== the reference run ==
Design fir, start of the top module:
module fir
#(
    parameter   DIN_WIDTH    = 8    ,    
                FIR_TAP      = 16   ,    
                COEF_WIDTH   = 8    ,    
                DOUT_WIDTH   = 8        
)
(
    input           clk         ,
    input           rst_n       ,
    input           load_sw     ,                
    input       [ DIN_WIDTH-1:0]    data_in ,    
    input       [COEF_WIDTH-1:0]    coff_in ,    
    output      [DOUT_WIDTH-1:0]    data_out     
    );
localparam  PROD_WIDTH   = DIN_WIDTH + COEF_WIDTH,  
            ADD_WIDTH    = PROD_WIDTH + clogb2(FIR_TAP) ; 
reg [DIN_WIDTH-1:0] data_in_r;
wire [ADD_WIDTH-1:0] data_out_w;
reg [COEF_WIDTH-1:0] coff [FIR_TAP-1:0];     
wire [PROD_WIDTH-1:0] prod [FIR_TAP-1:0];    
reg [ADD_WIDTH-1:0] sum [FIR_TAP-1:0];       
always @(posedge clk or negedge rst_n) begin: LOAD
    integer i;
    if (!rst_n) begin
        for (i = 0; i <= FIR_TAP-1; i = i +1) begin
            coff[i] <= 'd0;
        end
        data_in_r <= 'd0;
    end else if(!load_sw) begin      
        coff[FIR_TAP-1] <= coff_in;
        for (i = FIR_TAP-1; i > 0; i = i -1) begin
            coff[i-1] <= coff[i];
        end
    end else begin
        data_in_r <= data_in;        
    end
end
genvar k;
generate
    for (k = 0; k < FIR_TAP; k = k + 1) begin
        assign prod[k] = data_in_r * coff[k];
    end
endgenerate
always @(posedge clk or negedge rst_n) begin: SOP
    integer m;
    if (!rst_n) begin
  ...
clock: 4.16 ns
lec_check: 0
abc_area: 1
cap_margin: 20
core_margin: 2
core_utilization: 72
cts_cluster_size: 76
place_density: 0.76
slew_margin: 20
run.sh (not shown) runs the stock make flow with config.mk's settings and CLKGATE_MAP_FILE=.
| the reference run | all stages done | FAIL | negative setup slack |
Inputs modified between the reference run and the trial run:
- SETUP_SLACK_MARGIN now 1.41, previously not set
- ABC_AREA no longer set, was 1
- CTS_CLUSTER_SIZE no longer set, was 76
- PLACE_DENSITY now 0.35, was 0.76
- the clock period (ns, I/O delays scaled along) now 4.9, was 4.16
Findings:
Looking at the reports, the trial run completed the entire flow and the layout it produced met the timing, DRC and antenna checks.
The trial run has cell area below what the reference run had.
Lower critical path depth was reported by the reference run, not the trial run.
The trial run reports its top metal layer carrying routed signals as met4 while the reference run reports met5.
The trial run vs the reference run — core footprint dropped by a few percent
Delta (the trial run minus the reference run): worst setup slack after placement up 0.22 ns, fraction of met1 tracks used by global routing decreased by 2.5 points relative to the old numbers, die outline height fell 2.2%.


== P ==
Starting RTL as in the previous note.
clock: 4.3 ns
lec_check: 0
cap_margin: 20
core_margin: 2
core_utilization: 72
cts_cluster_diameter: 232
slew_margin: 20
Status P: flow complete, layout not clean - negative setup slack
The following lists how Q was set up differently from P:
- changing CTS_CLUSTER_DIAMETER from 232 to 116
- setting HOLD_SLACK_MARGIN to 0.02 for the first time
- setting TNS_END_PERCENT to 85 for the first time
- changing CORE_UTILIZATION from 72 to 40
- changing the clock period (ns, I/O delays scaled along) from 4.3 to 7.0
Results
Status for Q and P: clean finish in Q only. The design area in Q was lower than what P gave. When Q is measured against P, its data arrival time of the worst path turns out 0.77 ns higher. Largest net degree at the start of global routing (lower): P. First-pass GRT wire length in Q is about 5.5% lower than in P. [compare] base=P new=Q: worst setup slack picked up an extra 1.94 ns, non-clock buffer total of the final layout lost 93%, clock tree buffer count of the final layout lost 3.
The inputs of R differ from those of Q as listed below.
- CORE_ASPECT_RATIO: unset -> 1.55
- CTS_CLUSTER_DIAMETER: 116 -> unset
- HOLD_SLACK_MARGIN: 0.02 -> 0.21
- TNS_END_PERCENT: 85 -> unset
- CELL_PAD_IN_SITES_DETAIL_PLACEMENT: unset -> 1
- GPL_TIMING_DRIVEN: unset -> 0
- CTS_CLUSTER_SIZE: unset -> 93
- ABC_AREA: unset -> 1
- the clock period (ns, I/O delays scaled along): 7.0 -> 6.12
Findings:
Post-route non-filler standard cell count grows by more than 10% when moving from Q to R.
Relative to Q, R degrades area of the mapped netlist.
R has adder and majority cell fraction of the synthesized area below what Q had.
Setup WNS Q -> R: worse
R vs Q — maximum cell stage delay along the critical path dropped 0.29 ns.
The core of R is more densely filled than that of Q.
Going from Q to R, detailed route wirelength on metal2 went up; routed wire length went up.
The fmax of R falls short of that of Q by 2.4%.
Q -> R: vertical die dimension increased by more than a quarter
## Diff of input files: S against R
- TNS_END_PERCENT now 60, previously not set
- GPL_TIMING_DRIVEN no longer set, was 0
- MAX_ROUTING_LAYER now met5, previously not set
- HOLD_SLACK_MARGIN no longer set, was 0.21
- CTS_CLUSTER_SIZE now 20, was 93
- CTS_CLUSTER_DIAMETER now 204, previously not set
- CAP_MARGIN now 35, was 20
- CELL_PAD_IN_SITES_DETAIL_PLACEMENT no longer set, was 1
- ABC_AREA no longer set, was 1
- CORE_ASPECT_RATIO no longer set, was 1.55
- MIN_ROUTING_LAYER now met1, previously not set
- CORE_UTILIZATION now 72, was 40
- SETUP_SLACK_MARGIN now 0.38, previously not set
- PLACE_DENSITY now 0.39, previously not set
- the clock period (ns, I/O delays scaled along) now 4.42, was 6.12
Findings:
Status S: flow complete, layout not clean - negative setup slack. Going from R to S, cell area grows by 3100 sq um. Taking R as the reference, in S number of nets produced by synthesis now smaller; die area lost about 46%; post-detailed-routing wire length fell 33%; global-route usage went up; number of instances in the synthesized netlist down 1383. S vs R: height of the die down. In the reports for S and R, the smaller core utilization belongs to R. Going from R to S, the area fraction of clock buffers and clock inverters was found to have gone down by 2.0 points. Looking at area of the core, S sits about 50% below R.


fir again, from the RTL that the note above started with.
==> flow/config.mk <==
export PLATFORM = sky130hd
export DESIGN_NAME = fir
export DESIGN_NICKNAME = fir
export VERILOG_FILES = /design/flow/design.v
export SDC_FILE = /design/flow/constraint.sdc
export NUM_CORES = 4
export LEC_CHECK = 0
export ABC_AREA = 0
export CAP_MARGIN = 20
export CELL_PAD_IN_SITES_GLOBAL_PLACEMENT = 1
export CORE_ASPECT_RATIO = 1.88
export CORE_MARGIN = 2
export CORE_UTILIZATION = 43
export MAX_ROUTING_LAYER = met4
export MIN_ROUTING_LAYER = met2
export PLACE_DENSITY_LB_ADDON = 0.18
export SLEW_MARGIN = 25
==> flow/constraint.sdc <==
create_clock -name core_clock -period 3.99 [get_ports {clk}]
set_input_delay 0.7980 -clock core_clock [delete_from_list [all_inputs] [get_ports {clk}]]
set_output_delay 0.7980 -clock core_clock [all_outputs]
set_load 0.01 [all_outputs]
The starting point finished with setup timing left.
==> next run, changes <==
- ABC_AREA: 0 -> unset
- CELL_PAD_IN_SITES_GLOBAL_PLACEMENT: 1 -> unset
- CORE_ASPECT_RATIO: 1.88 -> unset
- CORE_UTILIZATION: 43 -> 66
- MAX_ROUTING_LAYER: met4 -> unset
- MIN_ROUTING_LAYER: met2 -> unset
- PLACE_DENSITY_LB_ADDON: 0.18 -> unset
- SLEW_MARGIN: 25 -> 20
- clock period: 3.99 -> 4.7 ns (I/O delays scaled with it)
Outcome: The changed run completed, yet does not pass: setup timing. Core utilization increases by 24 points. Non-clock buffer count drops by 345. Critical path depth rose by 2. Routed wire length fell by 17%. Worst hold slack gets better by 110 ps. Worst setup slack improved by 770 ps. Sequential share of layout area is higher by 0.98 points. Cell area decreases by 5.9%.
==> next run, changes <==
- CORE_UTILIZATION: 66 -> 70
- clock period: 4.7 -> 4.92 ns (I/O delays scaled with it)
The new run reached the layout checks and failed them: setup timing.
Non-clock buffer count shrinks by 306.
Synthesized area is unchanged.
Worst hold slack gets better by 55 ps.
Final cell count shrinks by a few percent.


The RTL this note starts from:
==> flow/design.v <==
`timescale 1ns / 1ps
module fir
#(
    parameter   DIN_WIDTH    = 8    ,    
                FIR_TAP      = 16   ,    
                COEF_WIDTH   = 8    ,    
                DOUT_WIDTH   = 8        
)
(
    input           clk         ,
    input           rst_n       ,
    input           load_sw     ,                
    input       [ DIN_WIDTH-1:0]    data_in ,    
    input       [COEF_WIDTH-1:0]    coff_in ,    
    output      [DOUT_WIDTH-1:0]    data_out     
    );
localparam  PROD_WIDTH   = DIN_WIDTH + COEF_WIDTH,  
            ADD_WIDTH    = PROD_WIDTH + clogb2(FIR_TAP) ; 
reg [DIN_WIDTH-1:0] data_in_r;
wire [ADD_WIDTH-1:0] data_out_w;
reg [COEF_WIDTH-1:0] coff [FIR_TAP-1:0];     
wire [PROD_WIDTH-1:0] prod [FIR_TAP-1:0];    
reg [ADD_WIDTH-1:0] sum [FIR_TAP-1:0];       
always @(posedge clk or negedge rst_n) begin: LOAD
    integer i;
    if (!rst_n) begin
        for (i = 0; i <= FIR_TAP-1; i = i +1) begin
            coff[i] <= 'd0;
        end
        data_in_r <= 'd0;
    end else if(!load_sw) begin      
        coff[FIR_TAP-1] <= coff_in;
        for (i = FIR_TAP-1; i > 0; i = i -1) begin
            coff[i-1] <= coff[i];
        end
    end else begin
        data_in_r <= data_in;        
    end
end
genvar k;
generate
    for (k = 0; k < FIR_TAP; k = k + 1) begin
        assign prod[k] = data_in_r * coff[k];
    end
endgenerate
always @(posedge clk or negedge rst_n) begin: SOP
    integer m;
    if (!rst_n) begin
        for (m = 0; m < FIR_TAP; m = m + 1) begin
            sum[m] <= 'd0;
        end
    end else begin
        sum[FIR_TAP-1] <= prod[FIR_TAP-1];
        for (m = FIR_TAP-1; m > 0; m = m - 1) begin
            sum[m-1] <= prod[m-1] + sum[m];
        end
    end
end
assign data_out_w = sum[0];
assign data_out = data_out_w[ADD_WIDTH-1:ADD_WIDTH-DOUT_WIDTH];
function integer clogb2 (input integer depth);
    begin
        for(clogb2=0; depth>1; clogb2=clogb2+1)
        depth = depth >> 1;
    end
endfunction
endmodule
clock: 3.23 ns
lec_check: 0
abc_area: 0
cap_margin: 20
core_margin: 2
core_utilization: 72
cts_cluster_diameter: 95
cts_cluster_size: 14
setup_slack_margin: 0.38
slew_margin: 20
The baseline completed, yet does not pass: negative hold slack, negative setup slack.
Change:
==> flow/config.mk (replaced) <==
export PLATFORM = sky130hd
export DESIGN_NAME = fir
export DESIGN_NICKNAME = fir
export VERILOG_FILES = /design/flow/design.v
export SDC_FILE = /design/flow/constraint.sdc
export NUM_CORES = 4
export LEC_CHECK = 0
export CAP_MARGIN = 20
export CORE_MARGIN = 2
export CORE_UTILIZATION = 40
export SLEW_MARGIN = 20
==> flow/constraint.sdc (replaced) <==
create_clock -name core_clock -period 5.91 [get_ports {clk}]
set_input_delay 1.1820 -clock core_clock [delete_from_list [all_inputs] [get_ports {clk}]]
set_output_delay 1.1820 -clock core_clock [all_outputs]
set_load 0.01 [all_outputs]
Effect:
- This time the run produced a clean layout
- via count goes down by 24%
- worst setup slack is better by 2.4 ns
- die area grows by 79%
- fmax is lower by 4.9%
- synthesized cell count stays the same
- non-clock buffer count goes down by 917
- final area goes down by 16%
- clock-buffer cell count increases by 24
Change:
--- a/flow/config.mk
+++ b/flow/config.mk
@@ -6,6 +6,10 @@
 export NUM_CORES = 4
 export LEC_CHECK = 0
+export ABC_AREA = 0
 export CAP_MARGIN = 20
 export CORE_MARGIN = 2
-export CORE_UTILIZATION = 40
+export CORE_UTILIZATION = 72
+export CTS_CLUSTER_DIAMETER = 95
+export CTS_CLUSTER_SIZE = 14
+export SETUP_SLACK_MARGIN = 0.59
 export SLEW_MARGIN = 20
==> flow/constraint.sdc (replaced) <==
create_clock -name core_clock -period 3.23 [get_ports {clk}]
set_input_delay 0.6460 -clock core_clock [delete_from_list [all_inputs] [get_ports {clk}]]
set_output_delay 0.6460 -clock core_clock [all_outputs]
set_load 0.01 [all_outputs]
With this change the flow finished but failed the layout checks on negative hold slack, negative setup slack.
First-iteration DRC count is higher to 3.0 times its value.
Die size shrinks by well over a third.
Worst setup slack is worse by 2.4 ns.
Sequential share of layout area went down by 3.0 points.
Cell area goes up by about a fifth.
